==> flow/design.v <==
`timescale 1ns / 1ps
module BlockA(
	input a,
	input b,
	input c_in,
	output s,
	output g,
	output p
	);
assign s = a ^ b ^ c_in;
assign g = a & b;
assign p = a | b;
endmodule
module BlockB(
	input c_in,
	input G_ij,
	input G_jk,
	input P_ij,
	input P_jk,
	output c_pass,
	output c_out,
	output G_out,
	output P_out
	);
assign G_out = G_jk | (P_jk & G_ij);
assign P_out = P_jk & P_ij;
assign c_pass = c_in;
assign c_out = G_ij | (P_ij & c_in);
endmodule
`timescale 1ns / 1ps
module EightBitAdder(
    input [7:0] a,
    input [7:0] b,
	 input carry_in,
    output [7:0] s,
    output carry_out
    );
		wire c [0:14];
		wire g [0:14];
		wire p [0:14];
		assign c[14] = carry_in;
		assign carry_out = g[14]|(p[14]&carry_in);
		generate
		genvar i;
			for(i = 0; i<8; i = i+1)
			begin: Block_Generator
				BlockA A(
					.a(a[i]),
					.b(b[i]),
					.s(s[i]),
					.g(g[i]),
					.p(p[i]),
					.c_in(c[i])
					);
				if	(i < 7)
					BlockB B(
						.c_in(c[i+8]),
						.c_pass(c[2*i]),
						.c_out(c[2*i+1]),
						.G_ij(g[2*i]),
						.G_jk(g[2*i+1]),
						.G_out(g[i+8]),
						.P_ij(p[2*i]),
						.P_jk(p[2*i+1]),
						.P_out(p[i+8])
						);
			end
		endgenerate
endmodule
`timescale 1ns / 1ps
module AddSubCLA129Bits(
		input [128:0] a,
		input [128:0] b,
		input add_sub,
		output [128:0] s,
		output carry_out
		);
		wire c [0:254];
		wire g [0:254];
		wire p [0:254];
		wire b_add_sub [128:0];
		wire [1:0] g_con, p_con;
		wire c_con;
		assign carry_out = (g_con[1]|(p_con[1]&add_sub))^add_sub;
		generate
		genvar i;
			for(i = 0; i<129; i = i+1)
			begin: Block_Generator
				if (i < 128)
					BlockA A(
						.a(a[i]),
						.b(b_add_sub[i]),
						.s(s[i]),
						.g(g[i]),
						.p(p[i]),
						.c_in(c[i])
						);
				if	(i < 127)
					BlockB B(
						.c_in(c[i+128]),
						.c_pass(c[2*i]),
						.c_out(c[2*i+1]),
						.G_ij(g[2*i]),
						.G_jk(g[2*i+1]),
						.G_out(g[i+128]),
						.P_ij(p[2*i]),
						.P_jk(p[2*i+1]),
						.P_out(p[i+128])
						);
				assign b_add_sub[i] = b[i]^add_sub;
			end
		endgenerate
		BlockA LastBit_A(
			.a(a[128]),
			.b(b_add_sub[128]),
			.s(s[128]),
			.g(g_con[0]),
			.p(p_con[0]),
			.c_in(c_con)
			);
		BlockB B_08(
			.c_in(add_sub),
			.c_pass(c[254]),
			.c_out(c_con),
			.G_ij(g[254]),
			.G_jk(g_con[0]),
			.G_out(g_con[1]),
			.P_ij(p[254]),
			.P_jk(p_con[0]),
			.P_out(p_con[1])
			);
endmodule
`timescale 1ns / 1ps
module SequentialNonrestoringDivider128Bit(
    input [127:0] dividend_q,
    input [127:0] divisor_m,
    input clk,
	 input reset_n,
    output [127:0] quotient,
	 output [127:0] remainder,
	 output done
    );
	parameter [2:0] 	START = 3'b000,
							SHIFT = 3'b001,
							ACCUM = 3'b010,
							FIX_REMAINDER = 3'b011,
							DONE = 3'b100;
	reg [2:0] state;
	reg [7:0] count;
	reg [127:0] q_shift;
	reg [129:0] a_shift;
	reg add_sub_control;
	wire [129:0] add_sub_out;
	wire [7:0] count_plusone;
	EightBitAdder count_inc (
		.a(count),
		.b(8'b0),
		.carry_in(1'b1),
		.s(count_plusone),
		.carry_out()
		);
	wire add_sub_carry;
	AddSubCLA129Bits add_sub (
		.a(a_shift[128:0]), 
		.b({1'b0, divisor_m}), 
		.add_sub(add_sub_control), 
		.s(add_sub_out[128:0]), 
		.carry_out(add_sub_carry)
		);
	assign add_sub_out[129] = a_shift[129] ^ add_sub_carry;
	always @(posedge clk or negedge reset_n)
	begin
		if (!reset_n) 
			state <= START;
		else
		begin
			case (state)
				START: 			begin
									q_shift <= dividend_q;
									a_shift <= 130'h0;
									add_sub_control <= 1;
									count <= 8'h00;
									state <= SHIFT;
									end
				SHIFT: 			begin
									count <= count + 1;
									{a_shift, q_shift} <= {a_shift[128:0], q_shift, 1'b0};
									state <= ACCUM;
									end
				ACCUM:			begin
									a_shift <= add_sub_out[129:0];
									if (add_sub_out[129])
										begin
										add_sub_control <= 0;
										q_shift[0] <= 0;
										end
									else
										begin
										add_sub_control <= 1;
										q_shift[0] <= 1;
										end
									state <= (count == 8'b10000000)? FIX_REMAINDER : SHIFT;
									end
				FIX_REMAINDER:	begin
									if (a_shift[129])
										begin
										add_sub_control <= 0;
										a_shift <= add_sub_out[129:0];
										state <= FIX_REMAINDER;
										end
									else
										begin
										state <= DONE;
										end
									end
				DONE:				begin
									state <= DONE;
									end
			endcase
		end
	end
	assign done = state[2];
	assign quotient = q_shift;
	assign remainder = a_shift[127:0];
endmodule
==> flow/run.sh <==
#!/bin/bash
# the make line also repeats each setting of config.mk as NAME=value (left out here)
make -C /OpenROAD-flow-scripts/flow DESIGN_CONFIG=/design/flow/config.mk WORK_HOME=/design/flow/orfs CLKGATE_MAP_FILE= finish
==> flow/config.mk <==
export PLATFORM = sky130hd
export DESIGN_NAME = SequentialNonrestoringDivider128Bit
export DESIGN_NICKNAME = SequentialNonrestoringDivider128Bit
export VERILOG_FILES = /design/flow/design.v
export SDC_FILE = /design/flow/constraint.sdc
export NUM_CORES = 4
export LEC_CHECK = 0
export ABC_AREA = 1
export CAP_MARGIN = 20
export CORE_ASPECT_RATIO = 0.5
export CORE_MARGIN = 2
export CORE_UTILIZATION = 72
export CTS_CLUSTER_DIAMETER = 398
export CTS_CLUSTER_SIZE = 85
export SETUP_SLACK_MARGIN = 0.6
export SLEW_MARGIN = 20
==> flow/constraint.sdc <==
create_clock -name core_clock -period 3.27 [get_ports {clk}]
set_input_delay 0.6540 -clock core_clock [delete_from_list [all_inputs] [get_ports {clk}]]
set_output_delay 0.6540 -clock core_clock [all_outputs]
set_load 0.01 [all_outputs]
==> results of run 1 <==
[through the flow]
| stage | hold slack [ns] | util [%] | TNS, ns |
|---|---|---|---|
| 2_1_floorplan | 0.358 | - | -1.22 |
| 3_3_place_gp | 0.518 | 95.4 | -59.71 |
| 3_5_place_dp | 0.533 | 95.4 | -100.09 |
==> flow_summary.json, run 1 <==
{
  "edf_count": 267,
  "stop_stage": "4_1_cts",
  "port-buffer-count": 514,
  "ys.flop_type": "edfxtp_1",
  "ys_seq_share_pct": 37.5,
  "dp_hpwl_mm": 57.9,
  "synthAoiAreaFrac_pct": 7.31,
  "top_cell": "nand2_1",
  "ys_chip_area_sq_um": 21600,
  "synth.cellmix.simpleShare_pct": 13.4,
  "synth_flops": 270,
  "xor_share_pct": 7.96,
  "fp-utilization_pct": 73.8,
  "coreArea_sq_um": 29200,
  "ys_sh_adder_pct": 21.0,
  "error": "[ERROR DPL-0038] Utilization greater than 100%, impossible to legalize",
  "die-area_sq_um": 31400,
  "ys_sh_mux_pct": 0,
  "avgSynthCellArea_sq_um": 9.20,
  "dpl_worst_slack_ns": -1.27,
  "dpl_cell_area_sq_um": 27900,
  "ys_types": 45,
  "gp_congestion": 0.925,
  "synthArstFlopShare_pct": 1.11,
  "synthTopLogicFamily": "adder cells",
  "placed_cells": 3244,
  "pin_count": 515,
  "fp_nets": 2928,
  "synth_warnings": 3,
  "die_w_um": 249,
  "topCellsByArea": "edfxtp_1, ha_1, nand2_1",
  "common_cells": "nand2_1, inv_1, edfxtp_1",
  "ys_cells": 2346,
  "rows": 44,
  "synth_top_area_share_pct": 37.2,
  "synth_area_sq_um": 21600,
  "synth_cells": 2346,
  "status": "aborted with a tool error",
  "yosys.area.top_type": "edfxtp_1",
  "dieHeight_um": 126
}
==> inputs of run 2 (changes only) <==
- ABC_AREA: 1 -> default
- CORE_ASPECT_RATIO: 0.5 -> default
- CORE_UTILIZATION: 72 -> 63
- CTS_CLUSTER_DIAMETER: 398 -> 26
- CTS_CLUSTER_SIZE: 85 -> 35
- SETUP_SLACK_MARGIN: 0.6 -> 1.18
- clock period: 3.27 -> 3.96 ns (I/O delays scaled with it)
==> run 2 against run 1 <==
The flow stops in 5_1_grt. Die size grew 13%. Synthesized cell count decreased by 4.1%. Synthesized area fell by 1.0%.
==> flow_summary.json, run 2 <==
{
  "synthAoiAreaFrac_pct": 9.00,
  "cts_hold_repair.buffers": 0,
  "clock-sinks": 270,
  "stop_stage": "5_1_grt",
  "fp_nets": 2832,
  "gp_congestion": 0.937,
  "error": "[ERROR GRT-0232] Routing congestion too high. Check the congestion heatmap in the GUI.",
  "synthTopLogicFamily": "adder cells",
  "xor_share_pct": 8.16,
  "fp-utilization_pct": 63.8,
  "status": "aborted with a tool error",
  "avgSynthCellArea_sq_um": 9.49,
  "ys_sh_adder_pct": 21.2,
  "overflow": 3092,
  "root_buffer": "clkbuf_16",
  "htreeDepth": 3,
  "ys_types": 59,
  "port-buffer-count": 514,
  "dpl_worst_slack_ns": -1.21,
  "ys_cells": 2250,
  "ys_sh_mux_pct": 0.187,
  "synth.cellmix.simpleShare_pct": 11.8,
  "synth_cells": 2250,
  "common_cells": "nand2_1, inv_1, edfxtp_1",
  "ys_seq_share_pct": 37.9,
  "top_cell": "nand2_1",
  "numCtsBuffers": 87,
  "synth_warnings": 3,
  "yosys.area.top_type": "edfxtp_1",
  "die-area_sq_um": 35400,
  "dieHeight_um": 188,
  "cts_buffer_depth": 3,
  "synthArstFlopShare_pct": 1.11,
  "die_w_um": 188,
  "ys.flop_type": "edfxtp_1",
  "rows": 67,
  "synth_flops": 270,
  "synth_top_area_share_pct": 37.5,
  "edf_count": 267,
  "topCellsByArea": "edfxtp_1, ha_1, nand2_1",
  "coreArea_sq_um": 33400,
  "ys_chip_area_sq_um": 21400,
  "dp_hpwl_mm": 48.6,
  "pin_count": 515,
  "grt_usage_pct": 103,
  "synth_area_sq_um": 21400
}
==> run 2: timing repair <==
action / in CTS
setup endpoints to repair: 128
pin swaps: 23
buffers inserted: 14
gates resized: 54
==> run 2: per-layer routing <==
metal  global-route usage (%)  GRT overflow
met3                     80.6            17
met4                      119           750
met1                     91.2            15
met5                     40.4             1
met2                      132          2309
==> run 2: stage by stage <==
step | utilization [%] | total power [mW] | hold slack [ns] | area, sq um | cells
after floorplan | - | 3.73 | 0.496 | 21900 | 2250
after detailed placement | 84.4 | 4.29 | 0.526 | 28200 | 3241
after CTS | 94.4 | 11.5 | 0.418 | 31600 | 3413
after global placement | 84.4 | 4.24 | 0.514 | 28200 | 3241
==> inputs of run 3 (changes only) <==
- CORE_UTILIZATION: 63 -> 58
- CTS_CLUSTER_DIAMETER: 26 -> default
- CTS_CLUSTER_SIZE: 35 -> default
- SETUP_SLACK_MARGIN: 1.18 -> 0.33
- SLEW_MARGIN: 20 -> 35
- clock period: 3.96 -> 3.01 ns (I/O delays scaled with it)
==> run 3 against run 2 <==
Now fails the layout checks on negative setup slack. Synthesized cell count is the same. Die size grew 8.4%. Synthesized area is the same.
==> flow_summary.json, run 3 <==
{
  "fin_nets": 3707,
  "grt_pass1_wl_mm": 114,
  "xor_share_pct": 8.16,
  "routed-via-count": 21200,
  "yosys.area.top_type": "edfxtp_1",
  "syn2layout_area_growth_pct": 55.3,
  "critPathTopFamily": "AND-OR/OR-AND gates",
  "fp_nets": 2832,
  "synthTopLogicFamily": "adder cells",
  "finalClockPeriodUsage_pct": 166,
  "cts_buffer_depth": 3,
  "ir_drop_mv": 0.445,
  "synth_flops": 270,
  "drc_errors": 0,
  "setup_viol": 129,
  "synth_warnings": 3,
  "min_period_ns": 4.98,
  "top_cell": "nand2_1",
  "synth.cellmix.simpleShare_pct": 11.8,
  "ys_seq_share_pct": 37.9,
  "ys_types": 59,
  "power_frac_comb_pct": 18.6,
  "edf_count": 267,
  "max_cap_violations": 0,
  "r2r-start": "add_sub_control",
  "final_util_pct": 91.0,
  "crit_required_ns": 3.28,
  "worst_skew_pair.late_latency_ns": 0.54,
  "p_switching_mw": 2.72,
  "layout_setup_ws_ns": -1.97,
  "clkPwrFrac_pct": 40.8,
  "dp_hpwl_mm": 50.9,
  "critical_path_class": "input pin to register",
  "tns_ns": -186.47,
  "ys_sh_mux_pct": 0.187,
  "grt_max_degree": 123,
  "synth_cells": 2250,
  "path_buffers": 4,
  "final_cells": 3627,
  "htreeDepth": 2,
  "overflow": 0,
  "hold_path_class": "input pin to async pin",
  "crit_chain": "clkdlybuf4s50_1, xor2_4, inv_1, ha_4, nor4_4, nand3_2, buf_4, nor2_2, o211a_1, o211ai_4, o31a_1, o41ai_4, mux2i_1, nand4b_1, ha_1, inv_2, o21ai_2, o22ai_1",
  "vias_per_cell": 5.84,
  "cts_hold_repair.buffers": 0,
  "antenna_found_initial": 9,
  "p_per_area_nw_per_um2": 307,
  "ys.flop_type": "edfxtp_1",
  "clock-sinks": 270,
  "sw_frac_of_total_pct": 26.7,
  "skew_ns": 0.0345,
  "grt_usage_pct": 38.3,
  "critical_path.slowest_cell": "clkdlybuf4s50_1",
  "pg_comb_mw": 1.89,
  "crit_path_start": "divisor_m[37]",
  "first_pass_iters": 8,
  "synth_area_sq_um": 21400,
  "drt_iter0_markers": 2043,
  "cp-end-kind": "register",
  "slew_headroom_pct": 50.5,
  "drv_slew": 0,
  "fp-utilization_pct": 58.6,
  "hold_violations": 0,
  "power_leader": "the clock network",
  "power.internal_mw": 7.45,
  "ys_chip_area_sq_um": 21400,
  "cts_tree": "yes",
  "leakage_nw": 14.9,
  "arrival_ns": 5.25,
  "path_depth": 18,
  "rsz0062_at_grt": "yes",
  "root_buffer": "clkbuf_16",
  "seq-power_mw": 4.13,
  "dpl_cell_area_sq_um": 30100,
  "setup.worst_path.start_class": "input pin",
  "status": "failed layout checks",
  "seqPwrFrac_pct": 40.6,
  "port-buffer-count": 514,
  "max_freq_mhz": 201,
  "pin_count": 515,
  "tightest_slew_ns": 0.742,
  "power.total_mw": 10.2,
  "gp_congestion": 0.909,
  "rrSetupSlack_ns": -1.96,
  "avgSynthCellArea_sq_um": 9.49,
  "placed_cells": 3511,
  "critPathMaxFanout": 3,
  "so_faults": "negative setup slack",
  "coreArea_sq_um": 36400,
  "dieHeight_um": 196,
  "ys_sh_adder_pct": 21.2,
  "reg2reg_depth": 20,
  "cp_slowest_stage_delay_ns": 0.91,
  "warnings": 227,
  "ys_cells": 2250,
  "synth_top_area_share_pct": 37.5,
  "numCtsBuffers": 34,
  "grt_pass1_vias": 21000,
  "die-area_sq_um": 38400,
  "p_clk_mw": 4.15,
  "rows": 70,
  "worstReg2RegEnd": "a_shift[45]",
  "topCellsByArea": "edfxtp_1, ha_1, nand2_1",
  "wl_per_cell_um": 24.8,
  "antenna_left": 0,
  "die_w_um": 196,
  "crit_path_end": "a_shift[129]",
  "common_cells": "nand2_1, inv_1, edfxtp_1",
  "design_area_sq_um": 33200,
  "path_clk_slew_ns": 0.06,
  "synthArstFlopShare_pct": 1.11,
  "synthAoiAreaFrac_pct": 9.00,
  "wl_mm": 90.1
}
[run 3: stage by stage]
stage,hold WS [ns],worst slack [ns]
final,0.282,-1.97
after global routing,0.285,-2.24
after CTS,0.276,-1.41
after detailed placement,0.526,-1.81
after global placement,0.517,-1.66
after floorplan,0.306,-1.01
[run 3: routing by layer]
metal,GRT usage (%),up-vias,part of all wire [%]
met5,0,-,0.069
met4,19.1,2,8.8
met3,9.06,625,11
met2,68.2,1607,48
met1,43.0,10100,32
li1,-,8885,-
[run 3: final cells by class]
class                   count  area [sq um]
multi-input cells        1437         12500
repair buffers           1042          9540
flip-flops and latches    270          8090
fillers                  1416          3280
inverters                 340          1280
clock buffers              38           866
well taps                 468           586
clock inverters            20           228
diodes                     12          30.0
[run 3: timing repair]
action	4_1_cts	5_1_grt
pin swaps	39	40
cloned	3	1
setup endpoints to repair	129	130
gates resized	134	144
buffers inserted	30	12
==> inputs of run 4 (changes only) <==
- CORE_UTILIZATION: 58 -> 70
- CTS_CLUSTER_SIZE: default -> 36
- HOLD_SLACK_MARGIN: default -> -0.08
- MAX_ROUTING_LAYER: default -> met4
- SETUP_SLACK_MARGIN: 0.33 -> default
- clock period: 3.01 -> 4.78 ns (I/O delays scaled with it)
==> run 4 against run 3 <==
Die size decreased by 17%. The run now fails in 5_1_grt. Synthesized area unchanged. Synthesized cell count unchanged.
==> flow_summary.json, run 4 <==
{
  "ys_chip_area_sq_um": 21400,
  "ys_seq_share_pct": 37.9,
  "topCellsByArea": "edfxtp_1, ha_1, nand2_1",
  "coreArea_sq_um": 29900,
  "yosys.area.top_type": "edfxtp_1",
  "top_cell": "nand2_1",
  "avgSynthCellArea_sq_um": 9.49,
  "stop_stage": "5_1_grt",
  "synthArstFlopShare_pct": 1.11,
  "synth_top_area_share_pct": 37.5,
  "error": "[ERROR GRT-0116] Global routing finished with congestion. Check the congestion regions in the DRC Viewer.",
  "htreeDepth": 1,
  "pin_count": 515,
  "synth_area_sq_um": 21400,
  "synth_flops": 270,
  "die-area_sq_um": 31900,
  "status": "aborted with a tool error",
  "numCtsBuffers": 30,
  "clock-sinks": 270,
  "synth.cellmix.simpleShare_pct": 11.8,
  "overflow": 6,
  "ys_types": 59,
  "rows": 63,
  "synthAoiAreaFrac_pct": 9.00,
  "synthTopLogicFamily": "adder cells",
  "cts_buffer_depth": 3,
  "ys_cells": 2250,
  "ys_sh_adder_pct": 21.2,
  "die_w_um": 179,
  "port-buffer-count": 514,
  "gp_congestion": 0.972,
  "dieHeight_um": 179,
  "fp-utilization_pct": 71.5,
  "ys.flop_type": "edfxtp_1",
  "dp_hpwl_mm": 53.1,
  "edf_count": 267,
  "grt_usage_pct": 63.2,
  "synth_warnings": 3,
  "xor_share_pct": 8.16,
  "fp_nets": 2832,
  "common_cells": "nand2_1, inv_1, edfxtp_1",
  "cts_hold_repair.buffers": 0,
  "ys_sh_mux_pct": 0.187,
  "root_buffer": "clkbuf_16",
  "synth_cells": 2250
}
-- run 4: what timing repair did --
item	4_1_cts
resized	32
setup buffers	3
setup endpoints to repair	30
pin swaps	8
-- run 4: stage by stage --
step,setup WS [ns],cells,setup TNS [ns],hold slack [ns],area (sq um)
2_1_floorplan,0.0331,2250,0,0.570,21400
3_3_place_gp,-0.450,3146,-11.07,0.517,27400
3_5_place_dp,-0.736,3148,-19.53,0.525,27400
4_1_cts,0.00286,3207,0,0.531,28600
-- run 4: layer usage --
metal,track usage (%),GRT overflow
met5,-,-
met2,88.4,1
met1,59.4,0
met4,65.7,5
met3,34.1,0
==> inputs of run 5 (changes only) <==
- ABC_AREA: default -> 1
- CTS_CLUSTER_DIAMETER: default -> 382
- CTS_CLUSTER_SIZE: 36 -> 16
- HOLD_SLACK_MARGIN: -0.08 -> default
- MAX_ROUTING_LAYER: met4 -> default
- SLEW_MARGIN: 35 -> 20
- clock period: 4.78 -> 2.64 ns (I/O delays scaled with it)
==> run 5 against run 4 <==
The run fails in 4_1_cts. Synthesized cell count up 4.3%. Die size up 0.99%. Synthesized area up 1.0%.
==> flow_summary.json, run 5 <==
{
  "ys.flop_type": "edfxtp_1",
  "topCellsByArea": "edfxtp_1, ha_1, nand2_1",
  "dp_hpwl_mm": 66.4,
  "coreArea_sq_um": 30400,
  "synth_area_sq_um": 21600,
  "stop_stage": "4_1_cts",
  "die_w_um": 180,
  "port-buffer-count": 514,
  "common_cells": "nand2_1, inv_1, edfxtp_1",
  "synth_warnings": 3,
  "dieHeight_um": 180,
  "ys_cells": 2346,
  "error": "[ERROR DPL-0038] Utilization greater than 100%, impossible to legalize",
  "gp_congestion": 1.03,
  "synth_cells": 2346,
  "rows": 64,
  "avgSynthCellArea_sq_um": 9.20,
  "fp_nets": 2928,
  "xor_share_pct": 7.96,
  "synth_flops": 270,
  "synthTopLogicFamily": "adder cells",
  "synthArstFlopShare_pct": 1.11,
  "die-area_sq_um": 32200,
  "synth_top_area_share_pct": 37.2,
  "status": "aborted with a tool error",
  "ys_chip_area_sq_um": 21600,
  "fp-utilization_pct": 70.9,
  "ys_sh_adder_pct": 21.0,
  "ys_types": 45,
  "edf_count": 267,
  "synthAoiAreaFrac_pct": 7.31,
  "yosys.area.top_type": "edfxtp_1",
  "top_cell": "nand2_1",
  "synth.cellmix.simpleShare_pct": 13.4,
  "ys_sh_mux_pct": 0,
  "pin_count": 515,
  "ys_seq_share_pct": 37.5,
  "dpl_cell_area_sq_um": 29500
}
-- run 5: through the flow --
step                TNS (ns)  std cells  hold WS, ns  setup slack (ns)
floorplan            -171.07       2346        0.232            -0.767
global placement     -129.49       3454        0.518             -1.35
detailed placement   -173.32       3454        0.529             -1.78
==> inputs of run 6 (changes only) <==
- ABC_AREA: 1 -> default
- CORE_UTILIZATION: 70 -> 56
- CTS_CLUSTER_DIAMETER: 382 -> default
- CTS_CLUSTER_SIZE: 16 -> 57
- SETUP_SLACK_MARGIN: default -> 1.14
- clock period: 2.64 -> 3.91 ns (I/O delays scaled with it)
==> run 6 against run 5 <==
Die size up 23%. The layout now fails its checks (negative setup slack). Synthesized cell count fell by 4.1%. Synthesized area is 1.0% lower.
==> flow_summary.json, run 6 <==
{
  "critPathTopFamily": "AND-OR/OR-AND gates",
  "rows": 71,
  "crit_required_ns": 4.18,
  "power.total_mw": 7.39,
  "synth_flops": 270,
  "warnings": 224,
  "edf_count": 267,
  "ys_sh_mux_pct": 0.187,
  "root_buffer": "clkbuf_16",
  "avgSynthCellArea_sq_um": 9.49,
  "rrSetupSlack_ns": -0.63,
  "numCtsBuffers": 35,
  "worst_skew_pair.late_latency_ns": 0.54,
  "die_w_um": 199,
  "layout_setup_ws_ns": -0.626,
  "seq-power_mw": 3.18,
  "overflow": 0,
  "cts_tree": "yes",
  "cp_slowest_stage_delay_ns": 0.49,
  "ys_cells": 2250,
  "path_clk_slew_ns": 0.06,
  "arrival_ns": 4.81,
  "finalClockPeriodUsage_pct": 116,
  "yosys.area.top_type": "edfxtp_1",
  "path_depth": 20,
  "synth_warnings": 3,
  "htreeDepth": 2,
  "cp-end-kind": "register",
  "pin_count": 515,
  "synth.cellmix.simpleShare_pct": 11.8,
  "tightest_slew_ns": 0.886,
  "synthTopLogicFamily": "adder cells",
  "topCellsByArea": "edfxtp_1, ha_1, nand2_1",
  "vias_per_cell": 5.22,
  "pg_comb_mw": 1.23,
  "logic_area_sq_um": 12100,
  "so_faults": "negative setup slack",
  "fin_nets": 3447,
  "grt_pass1_wl_mm": 97.0,
  "cts_buffer_depth": 3,
  "slew_headroom_pct": 40.9,
  "grt_usage_pct": 31.6,
  "power.internal_mw": 5.51,
  "rsz0062_at_grt": "yes",
  "fillCellCount": 2326,
  "crit_chain": "buf_12, clkbuf_16, xor2_2, inv_1, ha_4, nor4_4, nand3_1, a21oi_2, nor4_4, nor3_4, o211a_1, o211ai_4, o31a_1, o41ai_4, mux2i_1, nand4b_1, ha_1, inv_2, o21ai_2, o22ai_2",
  "gp_congestion": 0.895,
  "antenna_left": 0,
  "crit_path_start": "add_sub_control",
  "xor_share_pct": 8.16,
  "synth_top_area_share_pct": 37.5,
  "critical_path_class": "register to register",
  "reg2reg_depth": 20,
  "ys_sh_adder_pct": 21.2,
  "flop_area_sq_um": 8090,
  "worstReg2RegEnd": "a_shift[129]",
  "dpl_worst_slack_ns": -1.14,
  "synthAoiAreaFrac_pct": 9.00,
  "setup_viol": 93,
  "common_cells": "nand2_1, inv_1, edfxtp_1",
  "crit_path_end": "a_shift[129]",
  "syn2layout_area_growth_pct": 43.4,
  "routed-via-count": 17800,
  "wl_mm": 66.2,
  "ys_types": 59,
  "dp_hpwl_mm": 47.2,
  "ys.flop_type": "edfxtp_1",
  "status": "failed layout checks",
  "synth_cells": 2250,
  "top_cell": "nand2_1",
  "synthArstFlopShare_pct": 1.11,
  "power_leader": "sequential cells",
  "hold_violations": 0,
  "drc_errors": 0,
  "min_period_ns": 4.54,
  "clkPwrFrac_pct": 40.4,
  "clock-sinks": 270,
  "synth_area_sq_um": 21400,
  "grt_pass1_vias": 18100,
  "fp_nets": 2832,
  "cpMostUsedCell": "nor4_4",
  "r2r-start": "add_sub_control",
  "seqPwrFrac_pct": 43.0,
  "max_cap_violations": 0,
  "leakage_nw": 13.5,
  "skew_ns": 0.0168,
  "critical_path.slowest_cell": "edfxtp_1",
  "p_clk_mw": 2.99,
  "sw_frac_of_total_pct": 25.5,
  "max_freq_mhz": 220,
  "antenna_found_initial": 7,
  "fp-utilization_pct": 56.8,
  "drv_slew": 0,
  "p_switching_mw": 1.89,
  "critPathMaxFanout": 6,
  "die-area_sq_um": 39700,
  "setup.worst_path.start_class": "register",
  "port-buffer-count": 514,
  "wl_per_cell_um": 19.4,
  "power_frac_comb_pct": 16.6,
  "p_per_area_nw_per_um2": 241,
  "coreArea_sq_um": 37600,
  "ir_drop_mv": 0.285,
  "grt_max_degree": 77,
  "drt_iter0_markers": 1021,
  "dieHeight_um": 199,
  "ys_seq_share_pct": 37.9,
  "first_pass_iters": 5,
  "path_buffers": 4,
  "hold_path_class": "input pin to async pin",
  "ys_chip_area_sq_um": 21400
}
[run 6: layer usage]
layer / routed length [um] / track usage [%]
met2: 33800 / 56.1
met3: 5240 / 6.97
met4: 2610 / 12.2
met5: 0 / 0
met1: 24600 / 37.2
[run 6: cell type report]
| type | count | share of cell area [%] |
|---|---|---|
| multi-input combinational | 1437 | 39.5 |
| timing repair buffer | 781 | 24.4 |
| sequential | 270 | 26.4 |
| inverter | 340 | 4.18 |
| clock buffer | 41 | 2.93 |
| tap | 511 | 2.09 |
| clock inverter | 20 | 0.392 |
| antenna | 7 | 0.0572 |
[run 6: metrics by stage]
stage	util (%)	cell area, sq um	std cells	setup TNS [ns]	hold WS [ns]
2_1_floorplan	-	21900	2250	-0.900	0.486
3_3_place_gp	75.3	28300	3305	-80.52	0.516
3_5_place_dp	75.3	28300	3305	-84.35	0.529
4_1_cts	79.8	30000	3381	-22.16	0.460
5_1_grt	81.5	30600	3405	-53.87	0.460
6_report	81.5	30600	3407	-33.53	0.469
[run 6: what timing repair did]
item | in CTS | in global routing
hold buffers | 0 | 0
cloned | 2 | 4
setup endpoints to repair | 128 | 128
pin swaps | 50 | 42
buffers inserted | 13 | 15
gates resized | 111 | 104
==> inputs of run 7 (changes only) <==
- CAP_MARGIN: 20 -> 30
- CELL_PAD_IN_SITES_GLOBAL_PLACEMENT: default -> 3
- CORE_ASPECT_RATIO: default -> 1.5
- CORE_MARGIN: 2 -> 4
- CORE_UTILIZATION: 56 -> 22
- CTS_CLUSTER_SIZE: 57 -> 73
- GPL_ROUTABILITY_DRIVEN: default -> 1
- GPL_TIMING_DRIVEN: default -> 0
- MIN_ROUTING_LAYER: default -> met1
- PLACE_DENSITY_LB_ADDON: default -> 0.17
- SETUP_SLACK_MARGIN: 1.14 -> -0.32
- TNS_END_PERCENT: default -> 30
- clock period: 3.91 -> 4.71 ns (I/O delays scaled with it)
==> run 7 against run 6 <==
The layout still fails its checks (negative setup slack). Clock power fell by 4%. Critical path depth fell by 2. Count of clock-buffer cells in the layout rose by 8. First-iteration DRC count fell by 44%. Die size rose to 2.6 times the previous value. Clock skew fell by 0.0023 ns. Largest power group is now the clock network.
==> flow_summary.json, run 7 <==
{
  "hold_path_class": "register to register",
  "power_leader": "the clock network",
  "fillCellCount": 10100,
  "avgSynthCellArea_sq_um": 9.49,
  "ys_sh_adder_pct": 21.2,
  "ir_drop_mv": 0.228,
  "routed-via-count": 17100,
  "crit_path_end": "a_shift[119]",
  "max_freq_mhz": 199,
  "dieHeight_um": 390,
  "sw_frac_of_total_pct": 26.1,
  "coreArea_sq_um": 96000,
  "warnings": 222,
  "root_buffer": "clkbuf_16",
  "hold_depth": 2,
  "ys.flop_type": "edfxtp_1",
  "wl_mm": 84.3,
  "arrival_ns": 5.29,
  "synth.cellmix.simpleShare_pct": 11.8,
  "critical_path.slowest_cell": "or4_1",
  "r2r-start": "add_sub_control",
  "antenna_found_initial": 16,
  "fin_nets": 3421,
  "path_depth": 18,
  "grt_pass1_wl_mm": 125,
  "power_frac_comb_pct": 13.3,
  "synthAoiAreaFrac_pct": 9.00,
  "leakage_nw": 13.1,
  "slew_headroom_pct": 37.4,
  "port-buffer-count": 514,
  "synth_warnings": 3,
  "setup.worst_path.start_class": "input pin",
  "syn2layout_area_growth_pct": 43.3,
  "yosys.area.top_type": "edfxtp_1",
  "synth_flops": 270,
  "pin_count": 515,
  "critical_path_class": "input pin to register",
  "htreeDepth": 2,
  "pg_comb_mw": 0.842,
  "seq-power_mw": 2.63,
  "worstReg2RegEnd": "a_shift[119]",
  "gp_congestion": 0.812,
  "min_from": "q_shift[17]",
  "so_faults": "negative setup slack",
  "clkPwrFrac_pct": 45.3,
  "skew_ns": 0.0145,
  "fp-utilization_pct": 22.2,
  "synth_area_sq_um": 21400,
  "antenna_left": 0,
  "critPathTopFamily": "AND-OR/OR-AND gates",
  "clock-sinks": 270,
  "die_w_um": 262,
  "power.total_mw": 6.34,
  "max_cap_violations": 0,
  "top_cell": "nand2_1",
  "reg2reg_depth": 23,
  "crit_required_ns": 4.98,
  "ys_sh_mux_pct": 0.187,
  "grt_pass1_vias": 19100,
  "first_pass_iters": 5,
  "drt_iter0_markers": 576,
  "critPathMaxFanout": 3,
  "p_per_area_nw_per_um2": 207,
  "numCtsBuffers": 38,
  "hold_violations": 0,
  "crit_path_start": "divisor_m[88]",
  "ys_cells": 2250,
  "dpl_worst_slack_ns": -2.11,
  "hold_end": "q_shift[18]",
  "min_period_ns": 5.01,
  "synth_cells": 2250,
  "common_cells": "nand2_1, inv_1, edfxtp_1",
  "topCellsByArea": "edfxtp_1, ha_1, nand2_1",
  "cp-end-kind": "register",
  "cts_tree": "yes",
  "drc_errors": 0,
  "grt_usage_pct": 16.0,
  "cts_buffer_depth": 3,
  "rrSetupSlack_ns": -0.28,
  "p_clk_mw": 2.87,
  "seqPwrFrac_pct": 41.4,
  "path_clk_slew_ns": 0.06,
  "cp_slowest_stage_delay_ns": 0.59,
  "synthArstFlopShare_pct": 1.11,
  "ys_types": 59,
  "setup_viol": 18,
  "cts_hold_repair.buffers": 0,
  "drv_slew": 0,
  "overflow": 0,
  "edf_count": 267,
  "synth_top_area_share_pct": 37.5,
  "xor_share_pct": 8.16,
  "p_switching_mw": 1.65,
  "synthTopLogicFamily": "adder cells",
  "crit_chain": "clkdlybuf4s50_1, xor2_2, inv_1, ha_1, or4_1, nand2b_1, nor2_1, nand3_2, o221a_4, o21a_1, o31a_1, buf_4, o31ai_4, a21oi_1, o21ba_2, fa_1, xor2_1, o22ai_1",
  "wl_per_cell_um": 20.4,
  "status": "failed layout checks",
  "tightest_slew_ns": 0.940,
  "path_buffers": 3,
  "ys_seq_share_pct": 37.9,
  "dp_hpwl_mm": 67.8,
  "ys_chip_area_sq_um": 21400,
  "power.internal_mw": 4.69,
  "finalClockPeriodUsage_pct": 106,
  "rsz0062_at_grt": "yes",
  "die-area_sq_um": 102000,
  "layout_setup_ws_ns": -0.304,
  "grt_max_degree": 26,
  "rows": 139,
  "vias_per_cell": 4.12,
  "worst_skew_pair.late_latency_ns": 0.57,
  "fp_nets": 2832
}
==> run 7: layout make-up <==
cell class              instances  area (sq um)  share of cell area (%)
multi-input cells            1437         11500                    37.4
flip-flops and latches        270          8090                    26.4
well taps                    1269          1590                    5.19
clock buffers                  49          1010                    3.31
clock inverters                15           119                   0.388
inverters                     340          1280                    4.17
plain buffers                 202          1360                    4.44
repair buffers                550          5680                    18.6
diodes                          9          22.5                  0.0736
==> run 7: per-stage QoR <==
step,std cells,setup TNS [ns],hold slack (ns),area (sq um),util [%]
6_report,4141,-2.09,0.546,30600,31.9
5_1_grt,4133,-11.12,0.561,30600,31.9
4_1_cts,4125,-7.51,0.533,30300,31.6
3_5_place_dp,4052,-141.33,0.533,28500,29.7
3_3_place_gp,4033,-1719.51,0.521,28100,29.3
2_1_floorplan,2250,-346.48,0.570,21400,-
==> run 7: what timing repair did <==
item,4_1_cts,5_1_grt
setup endpoints to repair,99,33
setup buffers,9,9
pin swaps,20,20
gates resized,124,38
==> run 7: per-layer routing <==
layer	track usage [%]	vias to the layer above	share of wire, %
met5	0	-	0.097
met4	3.58	12	1.9
met3	5.85	91	8.1
met2	28.8	427	50
met1	18.2	8190	40
li1	-	8346	-
==> inputs of run 8 (changes only) <==
- CAP_MARGIN: 30 -> 20
- CELL_PAD_IN_SITES_GLOBAL_PLACEMENT: 3 -> default
- CORE_ASPECT_RATIO: 1.5 -> default
- CORE_MARGIN: 4 -> 2
- CORE_UTILIZATION: 22 -> 70
- CTS_CLUSTER_SIZE: 73 -> 34
- GPL_ROUTABILITY_DRIVEN: 1 -> default
- GPL_TIMING_DRIVEN: 0 -> default
- HOLD_SLACK_MARGIN: default -> -0.08
- MAX_ROUTING_LAYER: default -> met4
- MIN_ROUTING_LAYER: met1 -> default
- PLACE_DENSITY_LB_ADDON: 0.17 -> default
- SETUP_SLACK_MARGIN: -0.32 -> -0.29
- SLEW_MARGIN: 20 -> 35
- TNS_END_PERCENT: 30 -> default
- clock period: 4.71 -> 4.49 ns (I/O delays scaled with it)
==> run 8 against run 7 <==
The flow now stops in 5_1_grt. Synthesized cell count did not move. Synthesized area did not move. Die size fell by 69%.
==> flow_summary.json, run 8 <==
{
  "xor_share_pct": 8.16,
  "ys_sh_adder_pct": 21.2,
  "overflow": 17,
  "dp_hpwl_mm": 54.4,
  "error": "[ERROR GRT-0116] Global routing finished with congestion. Check the congestion regions in the DRC Viewer.",
  "top_cell": "nand2_1",
  "ys_seq_share_pct": 37.9,
  "pin_count": 515,
  "grt_usage_pct": 70.8,
  "avgSynthCellArea_sq_um": 9.49,
  "synth_top_area_share_pct": 37.5,
  "fp-utilization_pct": 71.5,
  "numCtsBuffers": 30,
  "gp_congestion": 0.960,
  "synth_warnings": 3,
  "ys_types": 59,
  "ys_chip_area_sq_um": 21400,
  "ys_sh_mux_pct": 0.187,
  "synthAoiAreaFrac_pct": 9.00,
  "clock-sinks": 270,
  "dieHeight_um": 179,
  "synth_flops": 270,
  "fp_nets": 2832,
  "dpl_cell_area_sq_um": 27600,
  "coreArea_sq_um": 29900,
  "yosys.area.top_type": "edfxtp_1",
  "synthArstFlopShare_pct": 1.11,
  "topCellsByArea": "edfxtp_1, ha_1, nand2_1",
  "rows": 63,
  "stop_stage": "5_1_grt",
  "htreeDepth": 1,
  "synthTopLogicFamily": "adder cells",
  "root_buffer": "clkbuf_16",
  "status": "aborted with a tool error",
  "port-buffer-count": 514,
  "common_cells": "nand2_1, inv_1, edfxtp_1",
  "synth_area_sq_um": 21400,
  "synth.cellmix.simpleShare_pct": 11.8,
  "synth_cells": 2250,
  "ys.flop_type": "edfxtp_1",
  "cts_buffer_depth": 3,
  "ys_cells": 2250,
  "edf_count": 267,
  "die_w_um": 179,
  "die-area_sq_um": 31900
}
==> run 8: layer usage <==
layer / GRT usage (%) / GRT overflow
met4: 72.5 / 9
met3: 46.0 / 2
met2: 91.0 / 5
met5: - / -
met1: 69.0 / 1
==> run 8: through the flow <==
step	util (%)	hold slack (ns)	total power, mW	setup WS [ns]	std cells
after CTS	96.1	0.507	6.11	-0.288	3222
after detailed placement	92.3	0.526	3.79	-1.02	3166
after global placement	92.1	0.515	3.71	-0.617	3165
after floorplan	-	0.570	3.27	-0.257	2250
==> run 8: what timing repair did <==
item	CTS
hold buffers	0
resized	43
endpoints found under the setup margin	21
buffers inserted	5
pin swaps	7
gates cloned	1
==> inputs of run 9 (changes only) <==
- CAP_MARGIN: 20 -> 30
- CTS_CLUSTER_SIZE: 34 -> default
- HOLD_SLACK_MARGIN: -0.08 -> default
- MAX_ROUTING_LAYER: met4 -> default
- SETUP_SLACK_MARGIN: -0.29 -> default
- SLEW_MARGIN: 35 -> 20
- clock period: 4.49 -> 3.54 ns (I/O delays scaled with it)
==> run 9 against run 8 <==
The run fails in 4_1_cts. Die size unchanged. Synthesized cell count unchanged. Synthesized area did not move.
==> flow_summary.json, run 9 <==
{
  "edf_count": 267,
  "fp_nets": 2832,
  "synth_area_sq_um": 21400,
  "fp-utilization_pct": 71.5,
  "top_cell": "nand2_1",
  "dieHeight_um": 179,
  "pin_count": 515,
  "avgSynthCellArea_sq_um": 9.49,
  "ys_chip_area_sq_um": 21400,
  "synth.cellmix.simpleShare_pct": 11.8,
  "xor_share_pct": 8.16,
  "ys_cells": 2250,
  "dp_hpwl_mm": 67.9,
  "ys.flop_type": "edfxtp_1",
  "ys_seq_share_pct": 37.9,
  "status": "aborted with a tool error",
  "ys_sh_adder_pct": 21.2,
  "synth_top_area_share_pct": 37.5,
  "topCellsByArea": "edfxtp_1, ha_1, nand2_1",
  "die-area_sq_um": 31900,
  "common_cells": "nand2_1, inv_1, edfxtp_1",
  "synthArstFlopShare_pct": 1.11,
  "error": "[ERROR DPL-0038] Utilization greater than 100%, impossible to legalize",
  "yosys.area.top_type": "edfxtp_1",
  "ys_types": 59,
  "synth_cells": 2250,
  "synthAoiAreaFrac_pct": 9.00,
  "synthTopLogicFamily": "adder cells",
  "gp_congestion": 0.952,
  "coreArea_sq_um": 29900,
  "port-buffer-count": 514,
  "ys_sh_mux_pct": 0.187,
  "stop_stage": "4_1_cts",
  "synth_flops": 270,
  "die_w_um": 179,
  "synth_warnings": 3,
  "rows": 63
}
run 9: metrics by stage:
step | setup slack (ns) | std cells | setup TNS, ns | hold WS [ns] | cell area, sq um
3_3_place_gp | -1.33 | 3322 | -103.00 | 0.516 | 29000
3_5_place_dp | -1.72 | 3322 | -140.56 | 0.533 | 29000
2_1_floorplan | -0.498 | 2250 | -19.51 | 0.412 | 21800
==> inputs of run 10 (changes only) <==
- CAP_MARGIN: 30 -> 20
- CELL_PAD_IN_SITES_DETAIL_PLACEMENT: default -> 1
- CORE_UTILIZATION: 70 -> 45
- SLEW_MARGIN: 20 -> 25
- clock period: 3.54 -> 5.5 ns (I/O delays scaled with it)
==> run 10 against run 9 <==
The run now finishes clean. Synthesized area is the same. Synthesized cell count stayed put. Die size is 54% higher.
==> flow_summary.json, run 10 <==
{
  "synth_top_area_share_pct": 37.5,
  "dieHeight_um": 222,
  "ys_sh_adder_pct": 21.2,
  "fillCellCount": 5219,
  "rows": 79,
  "edf_count": 267,
  "p_per_area_nw_per_um2": 187,
  "arrival_ns": 5.47,
  "path_buffers": 3,
  "power.internal_mw": 3.89,
  "xor_share_pct": 8.16,
  "seq-power_mw": 2.26,
  "topCellsByArea": "edfxtp_1, ha_1, nand2_1",
  "worstReg2RegEnd": "a_shift[129]",
  "grt_pass1_wl_mm": 109,
  "overflow": 0,
  "fp_nets": 2832,
  "grt_usage_pct": 28.3,
  "routed-via-count": 17100,
  "synthArstFlopShare_pct": 1.11,
  "critPathMaxFanout": 4,
  "synthTopLogicFamily": "adder cells",
  "seqPwrFrac_pct": 43.4,
  "hold_path_class": "register to register",
  "synth.cellmix.simpleShare_pct": 11.8,
  "path_depth": 19,
  "rsz0062_at_grt": "no",
  "max_cap_violations": 0,
  "finalClockPeriodUsage_pct": 94.1,
  "crit_required_ns": 5.80,
  "dp_hpwl_mm": 53.8,
  "clkPwrFrac_pct": 42.8,
  "cts_tree": "yes",
  "hold_depth": 2,
  "die_w_um": 222,
  "hold_end": "q_shift[73]",
  "fp-utilization_pct": 45.8,
  "cts_buffer_depth": 3,
  "tns_ns": 0,
  "final_cells": 3320,
  "ys_sh_mux_pct": 0.187,
  "drv_slew": 0,
  "cts_resized": 0,
  "htreeDepth": 2,
  "p_clk_mw": 2.23,
  "path_clk_slew_ns": 0.06,
  "wl_mm": 70.0,
  "vias_per_cell": 5.16,
  "power_leader": "sequential cells",
  "tightest_slew_ns": 1.00,
  "drt_iter0_markers": 810,
  "ir_drop_mv": 0.175,
  "coreArea_sq_um": 46700,
  "ys_chip_area_sq_um": 21400,
  "root_buffer": "clkbuf_16",
  "synth_flops": 270,
  "synthAoiAreaFrac_pct": 9.00,
  "p_switching_mw": 1.32,
  "crit_path_end": "a_shift[129]",
  "post_cts_buffers": 0,
  "antenna_left": 0,
  "min_from": "q_shift[72]",
  "synth_cells": 2250,
  "ys_types": 59,
  "pg_comb_mw": 0.719,
  "avgSynthCellArea_sq_um": 9.49,
  "critical_path.slowest_cell": "clkdlybuf4s50_1",
  "worst_skew_pair.late_latency_ns": 0.56,
  "synth_area_sq_um": 21400,
  "ys.flop_type": "edfxtp_1",
  "wl_per_cell_um": 21.1,
  "drc_errors": 0,
  "common_cells": "nand2_1, inv_1, edfxtp_1",
  "grt_pass1_vias": 19000,
  "hold_violations": 0,
  "antenna_found_initial": 6,
  "syn2layout_area_growth_pct": 30.4,
  "numCtsBuffers": 36,
  "sw_frac_of_total_pct": 25.3,
  "power_frac_comb_pct": 13.8,
  "yosys.area.top_type": "edfxtp_1",
  "pin_count": 515,
  "placed_cells": 3253,
  "cp-end-kind": "register",
  "setup_viol": 0,
  "max_freq_mhz": 193,
  "slew_headroom_pct": 33.1,
  "crit_chain": "clkdlybuf4s50_1, xor2_1, inv_1, ha_1, nor4_1, nand3_1, a21oi_2, nor4_2, nor3_2, o211a_1, o211ai_2, o31a_1, o41ai_4, mux2i_1, nand4b_1, ha_1, inv_1, o21ai_0, o22ai_1",
  "ys_cells": 2250,
  "cts_hold_repair.buffers": 0,
  "synth_warnings": 3,
  "die-area_sq_um": 49200,
  "setup.worst_path.start_class": "input pin",
  "cp_slowest_stage_delay_ns": 0.47,
  "rrSetupSlack_ns": 0.41,
  "critPathTopFamily": "AND-OR/OR-AND gates",
  "warnings": 222,
  "ys_seq_share_pct": 37.9,
  "grt_max_degree": 115,
  "crit_path_start": "divisor_m[6]",
  "top_cell": "nand2_1",
  "skew_ns": 0.0272,
  "gp_congestion": 0.868,
  "critical_path_class": "input pin to register",
  "port-buffer-count": 514,
  "clock-sinks": 270,
  "leakage_nw": 12.3,
  "fin_nets": 3266,
  "reg2reg_depth": 20,
  "min_period_ns": 5.18,
  "status": "no timing/DRC/antenna violations",
  "first_pass_iters": 5,
  "r2r-start": "add_sub_control"
}
## run 10: metrics by stage
step / hold slack, ns / power (mW) / cell area [sq um] / util (%) / setup slack [ns]
floorplan: 0.570 / 2.67 / 21400 / - / 0.309
global placement: 0.517 / 2.98 / 26800 / 57.3 / -0.137
detailed placement: 0.526 / 3.02 / 26800 / 57.4 / -0.245
CTS: 0.541 / 5.26 / 27900 / 59.7 / 0.341
global route: 0.559 / 5.41 / 27900 / 59.7 / 0.0319
finish: 0.536 / 5.21 / 27900 / 59.7 / 0.324
## run 10: layer usage
layer | up-vias | wire length [um] | GRT usage (%)
met5 | - | 38 | 0
met4 | 6 | 1890 | 8.28
met3 | 105 | 4330 | 6.97
met2 | 458 | 36700 | 52.2
met1 | 8535 | 27100 | 32.3
li1 | 8036 | - | -
## run 10: final cells by class
class / count / area (sq um) / area share (%)
tap: 607 / 759 / 2.73
clock buffer: 48 / 946 / 3.40
sequential: 270 / 8090 / 29.1
inverter: 340 / 1280 / 4.58
antenna: 3 / 7.51 / 0.0269
clock inverter: 16 / 111 / 0.400
timing repair buffer: 599 / 5880 / 21.1
multi-input combinational: 1437 / 10800 / 38.7
==> inputs of run 11 (changes only) <==
- ABC_AREA: default -> 0
- CELL_PAD_IN_SITES_DETAIL_PLACEMENT: 1 -> default
- CORE_UTILIZATION: 45 -> 70
- CTS_CLUSTER_DIAMETER: default -> 206
- CTS_CLUSTER_SIZE: default -> 31
- SETUP_SLACK_MARGIN: default -> 0.71
- SLEW_MARGIN: 25 -> 20
- clock period: 5.5 -> 2.84 ns (I/O delays scaled with it)
==> run 11 against run 10 <==
The flow now stops in 3_5_place_dp. Synthesized cell count is the same. Synthesized area unchanged. Die size shrank 35%.
==> flow_summary.json, run 11 <==
{
  "fp-utilization_pct": 71.5,
  "ys_chip_area_sq_um": 21400,
  "common_cells": "nand2_1, inv_1, edfxtp_1",
  "die-area_sq_um": 31900,
  "stop_stage": "3_5_place_dp",
  "avgSynthCellArea_sq_um": 9.49,
  "status": "aborted with a tool error",
  "fp_nets": 2832,
  "synth_area_sq_um": 21400,
  "ys_sh_adder_pct": 21.2,
  "dieHeight_um": 179,
  "edf_count": 267,
  "xor_share_pct": 8.16,
  "synth_flops": 270,
  "yosys.area.top_type": "edfxtp_1",
  "synthTopLogicFamily": "adder cells",
  "port-buffer-count": 514,
  "synth.cellmix.simpleShare_pct": 11.8,
  "synth_cells": 2250,
  "pin_count": 515,
  "ys_cells": 2250,
  "synth_top_area_share_pct": 37.5,
  "die_w_um": 179,
  "synth_warnings": 3,
  "error": "[ERROR DPL-0033] detailed placement checks failed during check placement.",
  "ys.flop_type": "edfxtp_1",
  "ys_seq_share_pct": 37.9,
  "ys_types": 59,
  "synthArstFlopShare_pct": 1.11,
  "gp_congestion": 0.969,
  "coreArea_sq_um": 29900,
  "topCellsByArea": "edfxtp_1, ha_1, nand2_1",
  "ys_sh_mux_pct": 0.187,
  "synthAoiAreaFrac_pct": 9.00,
  "top_cell": "nand2_1",
  "rows": 63
}
==> run 11: through the flow <==
step              std cells  cell area (sq um)
global placement       3411              29900
floorplan              2250              21900
==> inputs of run 12 (changes only) <==
- ABC_AREA: 0 -> default
- CAP_MARGIN: 20 -> 0
- CELL_PAD_IN_SITES_GLOBAL_PLACEMENT: default -> 0
- CORE_UTILIZATION: 70 -> 59
- CTS_CLUSTER_DIAMETER: 206 -> default
- CTS_CLUSTER_SIZE: 31 -> default
- GPL_ROUTABILITY_DRIVEN: default -> 0
- MIN_ROUTING_LAYER: default -> met1
- SETUP_SLACK_MARGIN: 0.71 -> 0.11
- SLEW_MARGIN: 20 -> 40
- TNS_END_PERCENT: default -> 95
- clock period: 2.84 -> 3.0 ns (I/O delays scaled with it)
==> run 12 against run 11 <==
Now fails the layout checks on negative setup slack. Synthesized area unchanged. Die size rose by 18%. Synthesized cell count is the same.
==> flow_summary.json, run 12 <==
{
  "crit_required_ns": 3.22,
  "ys_seq_share_pct": 37.9,
  "topCellsByArea": "edfxtp_1, ha_1, nand2_1",
  "common_cells": "nand2_1, inv_1, edfxtp_1",
  "pg_comb_mw": 1.77,
  "cts_buffer_depth": 3,
  "synthAoiAreaFrac_pct": 9.00,
  "syn2layout_area_growth_pct": 53.0,
  "critical_path_class": "register to register",
  "rows": 69,
  "port-buffer-count": 514,
  "cp-end-kind": "register",
  "overflow": 0,
  "status": "failed layout checks",
  "synth_cells": 2250,
  "clock-sinks": 270,
  "drv_slew": 0,
  "cts_tree": "yes",
  "hold_violations": 0,
  "synth.cellmix.simpleShare_pct": 11.8,
  "yosys.area.top_type": "edfxtp_1",
  "antenna_left": 0,
  "first_pass_iters": 6,
  "finalClockPeriodUsage_pct": 165,
  "grt_usage_pct": 36.7,
  "ys_sh_mux_pct": 0.187,
  "crit_path_end": "a_shift[119]",
  "top_cell": "nand2_1",
  "arrival_ns": 5.17,
  "path_buffers": 6,
  "critPathMaxFanout": 6,
  "grt_pass1_wl_mm": 110,
  "ys_chip_area_sq_um": 21400,
  "synth_flops": 270,
  "skew_ns": 0.0220,
  "crit_path_start": "add_sub_control",
  "p_per_area_nw_per_um2": 307,
  "ys.flop_type": "edfxtp_1",
  "r2r-start": "add_sub_control",
  "ys_types": 59,
  "layout_setup_ws_ns": -1.95,
  "cp_slowest_stage_delay_ns": 0.45,
  "dpl_cell_area_sq_um": 30100,
  "path_depth": 20,
  "pin_count": 515,
  "synth_warnings": 3,
  "seq-power_mw": 4.14,
  "hold_slack_ns": 0.293,
  "power.internal_mw": 7.39,
  "path_clk_slew_ns": 0.06,
  "max_freq_mhz": 202,
  "wl_mm": 83.8,
  "dpl_worst_slack_ns": -1.82,
  "warnings": 224,
  "antenna_found_initial": 12,
  "synth_top_area_share_pct": 37.5,
  "vias_per_cell": 5.78,
  "root_buffer": "clkbuf_16",
  "power_leader": "sequential cells",
  "critical_path.slowest_cell": "edfxtp_1",
  "dp_hpwl_mm": 51.7,
  "drt_iter0_markers": 1861,
  "so_faults": "negative setup slack",
  "fin_nets": 3685,
  "htreeDepth": 2,
  "wl_per_cell_um": 23.3,
  "max_cap_violations": 0,
  "seqPwrFrac_pct": 41.3,
  "ir_drop_mv": 0.399,
  "top_usage_layer": "met2",
  "p_clk_mw": 4.11,
  "avgSynthCellArea_sq_um": 9.49,
  "leakage_nw": 14.7,
  "xor_share_pct": 8.16,
  "rrSetupSlack_ns": -1.95,
  "coreArea_sq_um": 35600,
  "critPathTopFamily": "AND-OR/OR-AND gates",
  "synthArstFlopShare_pct": 1.11,
  "grt_pass1_vias": 20700,
  "dieHeight_um": 194,
  "power_frac_comb_pct": 17.7,
  "fp-utilization_pct": 60.0,
  "hold_path_class": "input pin to async pin",
  "ys_sh_adder_pct": 21.2,
  "setup_viol": 128,
  "die-area_sq_um": 37700,
  "edf_count": 267,
  "fp_nets": 2832,
  "numCtsBuffers": 34,
  "synth_area_sq_um": 21400,
  "worst_skew_pair.late_latency_ns": 0.54,
  "tightest_slew_ns": 0.632,
  "p_switching_mw": 2.63,
  "sw_frac_of_total_pct": 26.3,
  "reg2reg_depth": 20,
  "routed-via-count": 20800,
  "met3_usage_pct": 7.72,
  "rsz0062_at_grt": "yes",
  "worstReg2RegEnd": "a_shift[119]",
  "clkPwrFrac_pct": 41.0,
  "slew_headroom_pct": 57.8,
  "drc_errors": 0,
  "met1_usage_pct": 42.0,
  "synthTopLogicFamily": "adder cells",
  "design_area_sq_um": 32700,
  "gr-usage-met2_pct": 65.0,
  "die_w_um": 194,
  "ys_cells": 2250,
  "grt_max_degree": 70,
  "setup.worst_path.start_class": "register",
  "crit_chain": "buf_8, buf_12, buf_8, buf_6, xor2_4, inv_1, ha_2, nor4_4, a21oi_1, o21a_1, o221a_4, o21a_1, o31a_1, buf_4, o31ai_4, a21oi_2, o21ba_4, fa_2, xor2_1, o22ai_1",
  "cts_hold_repair.buffers": 0,
  "min_period_ns": 4.95
}
==> run 12: per-layer routing <==
| metal | up-vias | part of all wire [%] |
|---|---|---|
| li1 | 8848 | - |
| met1 | 9911 | 32 |
| met5 | - | 0.053 |
| met4 | 6 | 8.2 |
| met2 | 1511 | 49 |
| met3 | 500 | 10 |
==> run 12: area by class of cell <==
type / instances / area, sq um
diodes: 7 / 17.5
clock buffers: 41 / 898
clock inverters: 21 / 174
fillers: 1340 / 2890
inverters: 340 / 1280
multi-input cells: 1437 / 12300
flip-flops and latches: 270 / 8090
well taps: 461 / 577
repair buffers: 1020 / 9340
==> run 12: stage by stage <==
stage / setup TNS, ns / std cells / total power, mW / utilization, %
3_5_place_dp: -167.29 / 3503 / 5.70 / 84.7
6_report: -164.98 / 3597 / 10.0 / 91.9
3_3_place_gp: -157.61 / 3503 / 5.63 / 84.7
2_1_floorplan: -106.69 / 2250 / 4.92 / -
4_1_cts: -127.47 / 3573 / 9.76 / 88.9
5_1_grt: -179.93 / 3595 / 10.2 / 91.9
==> run 12: timing repair <==
| item | CTS | global route |
|---|---|---|
| setup endpoints to repair | 128 | 128 |
| gates cloned | 1 | 4 |
| resized | 77 | 162 |
| pin swaps | 36 | 63 |
| buffers inserted | 7 | 13 |
==> inputs of run 13 (changes only) <==
- CAP_MARGIN: 0 -> 20
- CELL_PAD_IN_SITES_GLOBAL_PLACEMENT: 0 -> default
- CORE_UTILIZATION: 59 -> 70
- CTS_CLUSTER_SIZE: default -> 33
- GPL_ROUTABILITY_DRIVEN: 0 -> default
- HOLD_SLACK_MARGIN: default -> -0.08
- MAX_ROUTING_LAYER: default -> met4
- MIN_ROUTING_LAYER: met1 -> default
- SETUP_SLACK_MARGIN: 0.11 -> default
- SLEW_MARGIN: 40 -> 35
- TNS_END_PERCENT: 95 -> default
- clock period: 3.0 -> 4.77 ns (I/O delays scaled with it)
==> run 13 against run 12 <==
The run now fails in 5_1_grt. Synthesized area unchanged. Synthesized cell count did not move. Die size decreased by 15%.
==> flow_summary.json, run 13 <==
{
  "ys.flop_type": "edfxtp_1",
  "dieHeight_um": 179,
  "ys_seq_share_pct": 37.9,
  "synthAoiAreaFrac_pct": 9.00,
  "edf_count": 267,
  "ys_sh_mux_pct": 0.187,
  "pin_count": 515,
  "root_buffer": "clkbuf_16",
  "htreeDepth": 1,
  "cts_hold_repair.buffers": 0,
  "numCtsBuffers": 30,
  "xor_share_pct": 8.16,
  "synth_warnings": 3,
  "fp_nets": 2832,
  "fp-utilization_pct": 71.5,
  "synth_flops": 270,
  "stop_stage": "5_1_grt",
  "ys_cells": 2250,
  "status": "aborted with a tool error",
  "topCellsByArea": "edfxtp_1, ha_1, nand2_1",
  "error": "[ERROR GRT-0116] Global routing finished with congestion. Check the congestion regions in the DRC Viewer.",
  "ys_chip_area_sq_um": 21400,
  "ys_types": 59,
  "dpl_worst_slack_ns": -0.678,
  "die_w_um": 179,
  "synth_top_area_share_pct": 37.5,
  "dp_hpwl_mm": 52.5,
  "yosys.area.top_type": "edfxtp_1",
  "synthTopLogicFamily": "adder cells",
  "clock-sinks": 270,
  "gp_congestion": 0.967,
  "synth.cellmix.simpleShare_pct": 11.8,
  "common_cells": "nand2_1, inv_1, edfxtp_1",
  "placed_cells": 3151,
  "die-area_sq_um": 31900,
  "grt_usage_pct": 72.5,
  "synth_cells": 2250,
  "coreArea_sq_um": 29900,
  "port-buffer-count": 514,
  "synthArstFlopShare_pct": 1.11,
  "avgSynthCellArea_sq_um": 9.49,
  "overflow": 17,
  "dpl_cell_area_sq_um": 27400,
  "cts_buffer_depth": 3,
  "top_cell": "nand2_1",
  "rows": 63,
  "synth_area_sq_um": 21400,
  "ys_sh_adder_pct": 21.2
}
## run 13: per-layer routing
layer / global-route usage (%) / GRT overflow
met2: 91.5 / 4
met1: 68.3 / 0
met3: 52.7 / 4
met4: 74.4 / 9
met5: - / -
## run 13: through the flow
stage	power (mW)	hold slack [ns]	util (%)
floorplan	3.08	0.570	-
global placement	3.49	0.518	91.6
detailed placement	3.56	0.526	91.6
CTS	6.15	0.554	96.2
## run 13: what timing repair did
action | in CTS
setup buffers | 3
pin swaps | 17
gates resized | 51
gates cloned | 1
setup endpoints to repair | 40
endpoints found under the hold margin | 0
==> inputs of run 14 (changes only) <==
- CORE_UTILIZATION: 70 -> 68
- CTS_CLUSTER_SIZE: 33 -> default
- HOLD_SLACK_MARGIN: -0.08 -> default
- SLEW_MARGIN: 35 -> 20
- clock period: 4.77 -> 4.45 ns (I/O delays scaled with it)
==> run 14 against run 13 <==
The run fails in 4_1_cts. Die size is 2.9% higher. Synthesized area unchanged. Synthesized cell count stayed put.
==> flow_summary.json, run 14 <==
{
  "synthAoiAreaFrac_pct": 9.00,
  "ys.flop_type": "edfxtp_1",
  "synth_flops": 270,
  "synth.cellmix.simpleShare_pct": 11.8,
  "edf_count": 267,
  "dpl_cell_area_sq_um": 27500,
  "synthTopLogicFamily": "adder cells",
  "synth_area_sq_um": 21400,
  "stop_stage": "4_1_cts",
  "error": "[ERROR DPL-0033] detailed placement checks failed during check placement.",
  "yosys.area.top_type": "edfxtp_1",
  "coreArea_sq_um": 30700,
  "ys_chip_area_sq_um": 21400,
  "status": "aborted with a tool error",
  "ys_cells": 2250,
  "ys_seq_share_pct": 37.9,
  "fp_nets": 2832,
  "die_w_um": 181,
  "dieHeight_um": 181,
  "xor_share_pct": 8.16,
  "placed_cells": 3168,
  "gp_congestion": 0.976,
  "topCellsByArea": "edfxtp_1, ha_1, nand2_1",
  "synth_cells": 2250,
  "common_cells": "nand2_1, inv_1, edfxtp_1",
  "avgSynthCellArea_sq_um": 9.49,
  "pin_count": 515,
  "die-area_sq_um": 32800,
  "ys_types": 59,
  "synthArstFlopShare_pct": 1.11,
  "synth_top_area_share_pct": 37.5,
  "fp-utilization_pct": 69.5,
  "synth_warnings": 3,
  "ys_sh_mux_pct": 0.187,
  "rows": 64,
  "dp_hpwl_mm": 53.7,
  "top_cell": "nand2_1",
  "ys_sh_adder_pct": 21.2,
  "port-buffer-count": 514
}
run 14: per-stage QoR:
stage                     hold WS, ns  setup slack, ns
after detailed placement        0.525           -0.919
after global placement          0.515           -0.665
after floorplan                 0.570           0.0288
==> inputs of run 15 (changes only) <==
- ABC_AREA: default -> 1
- CAP_MARGIN: 20 -> 5
- CORE_UTILIZATION: 68 -> 72
- CTS_CLUSTER_DIAMETER: default -> 206
- CTS_CLUSTER_SIZE: default -> 71
- HOLD_SLACK_MARGIN: default -> 0.3
- MAX_ROUTING_LAYER: met4 -> default
- clock period: 4.45 -> 2.84 ns (I/O delays scaled with it)
==> run 15 against run 14 <==
The flow stops in 3_5_place_dp. Synthesized area rose by 1.0%. Synthesized cell count increased by 4.3%. Die size shrank 4.5%.
==> flow_summary.json, run 15 <==
{
  "synthArstFlopShare_pct": 1.11,
  "rows": 63,
  "ys.flop_type": "edfxtp_1",
  "fp-utilization_pct": 73.0,
  "synth_top_area_share_pct": 37.2,
  "synthTopLogicFamily": "adder cells",
  "common_cells": "nand2_1, inv_1, edfxtp_1",
  "top_cell": "nand2_1",
  "synth.cellmix.simpleShare_pct": 13.4,
  "synth_cells": 2346,
  "status": "aborted with a tool error",
  "pin_count": 515,
  "synth_flops": 270,
  "yosys.area.top_type": "edfxtp_1",
  "die_w_um": 177,
  "ys_chip_area_sq_um": 21600,
  "coreArea_sq_um": 29600,
  "gp_congestion": 0.928,
  "port-buffer-count": 514,
  "synth_area_sq_um": 21600,
  "ys_sh_adder_pct": 21.0,
  "ys_types": 45,
  "ys_sh_mux_pct": 0,
  "xor_share_pct": 7.96,
  "ys_seq_share_pct": 37.5,
  "fp_nets": 2928,
  "error": "[ERROR DPL-0033] detailed placement checks failed during check placement.",
  "die-area_sq_um": 31400,
  "stop_stage": "3_5_place_dp",
  "synthAoiAreaFrac_pct": 7.31,
  "dieHeight_um": 177,
  "avgSynthCellArea_sq_um": 9.20,
  "edf_count": 267,
  "topCellsByArea": "edfxtp_1, ha_1, nand2_1",
  "ys_cells": 2346,
  "synth_warnings": 3
}
[run 15: per-stage QoR]
stage / power, mW / TNS [ns] / setup slack (ns) / cells
after floorplan: 6.07 / -97.47 / -0.567 / 2346
after global placement: 7.10 / -103.39 / -1.12 / 3398
Power figures rest on the tool's default switching activity, not on a simulated workload.
